==> inputs of trial 1 <==
Design battleship, start of the top module:
module battleship(
input wire clk,
input wire rst,  
input wire ARDUINO_A0,    
input wire ARDUINO_A1,    
input wire ARDUINO_A2,    
input wire ARDUINO_A3,    
output reg ARDUINO_IO0,   
output reg ARDUINO_IO1,   
output reg ARDUINO_IO2,   
output reg ARDUINO_IO6,   
output reg ARDUINO_IO7,   
output reg ARDUINO_IO8,   
output reg ARDUINO_IO9,   
output reg ARDUINO_IO10,  
output reg ARDUINO_IO11,  
output reg ARDUINO_A4,  
output reg ARDUINO_A5,  
output reg PMOD1_D0_P,  
output reg PMOD1_D0_N,  
output reg PMOD1_D1_P,  
output reg PMOD1_D1_N,  
output reg PMOD1_D2_P,  
output reg PMOD1_D2_N,  
output reg PMOD2_D0_P,  
output reg PMOD2_D0_N,  
output reg PMOD2_D1_P,  
output reg PMOD2_D2_P,  
output reg PMOD2_D2_N,  
output reg PMOD2_D3_P,  
output reg ARDUINO_IO3,   
output reg ARDUINO_IO4,   
output reg ARDUINO_IO5    
);
==> flow/config.mk <==
export PLATFORM = sky130hd
export DESIGN_NAME = battleship
export DESIGN_NICKNAME = battleship
export VERILOG_FILES = /design/flow/design.v
export SDC_FILE = /design/flow/constraint.sdc
export NUM_CORES = 4
export LEC_CHECK = 0
export CAP_MARGIN = 0
export CORE_MARGIN = 2
export CORE_UTILIZATION = 72
export CTS_CLUSTER_DIAMETER = 361
export CTS_CLUSTER_SIZE = 36
export MAX_ROUTING_LAYER = met4
export PLACE_DENSITY = 0.41
export SLEW_MARGIN = 20
==> flow/constraint.sdc <==
create_clock -name core_clock -period 4.12 [get_ports {clk}]
set_input_delay 0.8240 -clock core_clock [delete_from_list [all_inputs] [get_ports {clk}]]
set_output_delay 0.8240 -clock core_clock [all_outputs]
set_load 0.01 [all_outputs]
run.sh (not shown) runs the stock make flow with config.mk's settings and CLKGATE_MAP_FILE=.
==> trial 97 (differences from trial 1) <==
==> flow/config.mk (replaced) <==
export PLATFORM = sky130hd
export DESIGN_NAME = battleship
export DESIGN_NICKNAME = battleship
export VERILOG_FILES = /design/flow/design.v
export SDC_FILE = /design/flow/constraint.sdc
export NUM_CORES = 4
export LEC_CHECK = 0
export ABC_AREA = 1
export CAP_MARGIN = 20
export CORE_MARGIN = 2
export CORE_UTILIZATION = 72
export CTS_CLUSTER_DIAMETER = 358
export HOLD_SLACK_MARGIN = -0.1
export PLACE_DENSITY = 0.41
export SLEW_MARGIN = 20
==> flow/constraint.sdc (replaced) <==
create_clock -name core_clock -period 2.63 [get_ports {clk}]
set_input_delay 0.5260 -clock core_clock [delete_from_list [all_inputs] [get_ports {clk}]]
set_output_delay 0.5260 -clock core_clock [all_outputs]
set_load 0.01 [all_outputs]
==> results <==
	trial 97	trial 1
Outcome	complete, but fails checks	complete, no violations
Layout check failures	setup timing	-
# Cells Yosys	1509	1165
Endpoint required time on the critical path	2990 ps	4440 ps
Sum of negative setup slack	-27230 ps	0 ps
Pwr Density	458 nW/µm²	342 nW/µm²
Routing usage on met2	65.4%	53.8%
Crit Reg-Reg Startpoint	inputRow[1]$_DFF_P_	inputCol[1]$_SDFFE_PP0P_
Part of the power in registers	50.9%	51.1%
Worst reg2reg setup slack	-770 ps	220 ps
Number of rows created at floorplan	43	42
Mapped cell area	10400 µm²	9640 µm²
Slack of the critical path	-774 ps	223 ps
Initial core utilization	74.2%	73.4%
Power share of the clock group	45.7%	46.9%
Area share of the largest cell type after synthesis	32.8%	35.3%
Maximum fanout along the worst path	4	8
Chip Width	124 µm	120 µm
Post-Route Skew	12.5 ps	7.16 ps
Seq share, synth	38.0%	40.9%
Number of buffers added for setup after CTS	5	0
Avg Synthesized Cell Area	6.88 µm²	8.28 µm²
Chip area	15400 µm²	14300 µm²
Power drawn by the combinational cells	196 µW	70.6 µW
Setup WS pre-CTS	-284 ps	313 ps


==> run X <==
battleship again, from the RTL that the note above started with.
==> flow/design.v (excerpt) <==
module battleship(
input wire clk,
input wire rst,  
input wire ARDUINO_A0,    
input wire ARDUINO_A1,    
input wire ARDUINO_A2,    
input wire ARDUINO_A3,    
output reg ARDUINO_IO0,   
output reg ARDUINO_IO1,   
output reg ARDUINO_IO2,   
output reg ARDUINO_IO6,   
output reg ARDUINO_IO7,   
output reg ARDUINO_IO8,   
output reg ARDUINO_IO9,   
output reg ARDUINO_IO10,  
output reg ARDUINO_IO11,  
output reg ARDUINO_A4,  
output reg ARDUINO_A5,  
output reg PMOD1_D0_P,  
output reg PMOD1_D0_N,  
output reg PMOD1_D1_P,  
output reg PMOD1_D1_N,  
output reg PMOD1_D2_P,  
output reg PMOD1_D2_N,  
output reg PMOD2_D0_P,  
output reg PMOD2_D0_N,  
output reg PMOD2_D1_P,  
output reg PMOD2_D2_P,  
output reg PMOD2_D2_N,  
output reg PMOD2_D3_P,  
output reg ARDUINO_IO3,   
output reg ARDUINO_IO4,   
output reg ARDUINO_IO5    
);
clock: 6.47 ns
lec_check: 0
abc_area: 1
cap_margin: 5
cell_pad_in_sites_global_placement: 2
core_aspect_ratio: 0.73
core_margin: 7
core_utilization: 19
cts_cluster_size: 79
place_density_lb_addon: 0.25
setup_slack_margin: 0.36
slew_margin: 20
tns_end_percent: 90
==> inputs of run E, as changes to run X <==
- CAP_MARGIN: 5 -> 0
- CELL_PAD_IN_SITES_GLOBAL_PLACEMENT: 2 -> not set
- CORE_ASPECT_RATIO: 0.73 -> not set
- CORE_MARGIN: 7 -> 2
- CORE_UTILIZATION: 19 -> 72
- CTS_CLUSTER_SIZE: 79 -> 16
- PLACE_DENSITY: not set -> 0.68
- PLACE_DENSITY_LB_ADDON: 0.25 -> not set
- SETUP_SLACK_MARGIN: 0.36 -> not set
- TNS_END_PERCENT: 90 -> not set
==> flow/constraint.sdc (replaced) <==
create_clock -name core_clock -period 2.66 [get_ports {clk}]
set_input_delay 0.5320 -clock core_clock [delete_from_list [all_inputs] [get_ports {clk}]]
set_output_delay 0.5320 -clock core_clock [all_outputs]
set_load 0.01 [all_outputs]
==> inputs of run R, as changes to run X <==
- CAP_MARGIN: 5 -> 20
- CELL_PAD_IN_SITES_GLOBAL_PLACEMENT: 2 -> not set
- CORE_ASPECT_RATIO: 0.73 -> not set
- CORE_MARGIN: 7 -> 2
- CORE_UTILIZATION: 19 -> 63
- CTS_CLUSTER_SIZE: 79 -> not set
- PLACE_DENSITY_LB_ADDON: 0.25 -> not set
- SETUP_SLACK_MARGIN: 0.36 -> not set
- TNS_END_PERCENT: 90 -> not set
==> flow/constraint.sdc (replaced) <==
create_clock -name core_clock -period 3.28 [get_ports {clk}]
set_input_delay 0.6560 -clock core_clock [delete_from_list [all_inputs] [get_ports {clk}]]
set_output_delay 0.6560 -clock core_clock [all_outputs]
set_load 0.01 [all_outputs]
==> results <==
Run R ran to the end with no violations. Run E ran to the end with violations: negative setup slack. Run X completed without violations.
Synthesized cell count is the same in run R and run X.
In run X the via count is smaller than in run R, by about 5%.
Sequential power: run E > run R > run X.
Core utilization: run E > run R > run X.
Clock power: run X < run R < run E.
In area after synthesis, run E and run R do not differ.
The highest sequential share of layout area belongs to run R, the lowest to run E.
The highest power belongs to run E, the lowest to run X.
Between run R and run E, the lower wire length is in run R (gap 27%, measured against run E).
Clock skew: run X > run R > run E.
Of run R and run E, run E has the higher non-clock buffer count (gap 60).
==> figures <==
| item | run R | run E | run X |
|---|---|---|---|
| Status | finished clean | failed layout checks | finished clean |
| Violated checks | - | negative setup slack | - |
| Maximum VDD drop | 0.419 mV | 0.507 mV | 0.152 mV |
| Fraction of area in registers | 33.9% | 31.4% | 32.7% |
| Sequential group share of total power | 52.3% | 51.7% | 50.9% |
| Relative contribution of combinational cells to total power | 3.0% | 3.4% | 2.9% |
| Arrival time of data at the critical path endpoint | 3.42 ns | 3.75 ns | 4.15 ns |
| End of the critical path | playerOneSHIPSBoard[0][0] | gameLogicState[2] | gameLogicState[3] |
| Unrepaired setup endpoints after global routing | - | true | false |
| Met3 WL | 1340 um | 3740 um | 1160 um |
| Sw frac | 21.8% | 23.5% | 24.3% |
| Via count of the first global-routing pass | 9100 | 10300 | 9009 |
| WL/cell | 14.0 um | 19.0 um | 14.6 um |
| Final tally of setup violations | 0 | 67 | 0 |
| Number of buffers added for setup after CTS | 0 | 3 | 0 |
| Dpl cells | 1748 | 1767 | 2221 |
| Clock tree skew after final layout | 0.00823 ns | 0.00803 ns | 0.0118 ns |
| Sequential cell area | 3940 um2 | 3950 um2 | 3940 um2 |
| P_seq | 2380 uW | 2930 uW | 1200 uW |
| Slack of the critical path | 0.195 ns | -0.746 ns | 2.68 ns |
| Filler Cells Inserted | 1354 | 691 | 6012 |
| GR Util met1 | 35.3% | 43.7% | 17.9% |
| Total negative setup slack | 0 ns | -22.71 ns | 0 ns |
| Reported net switching power | 989 uW | 1340 uW | 575 uW |
Power figures rest on the tool's default switching activity, not on a simulated workload.
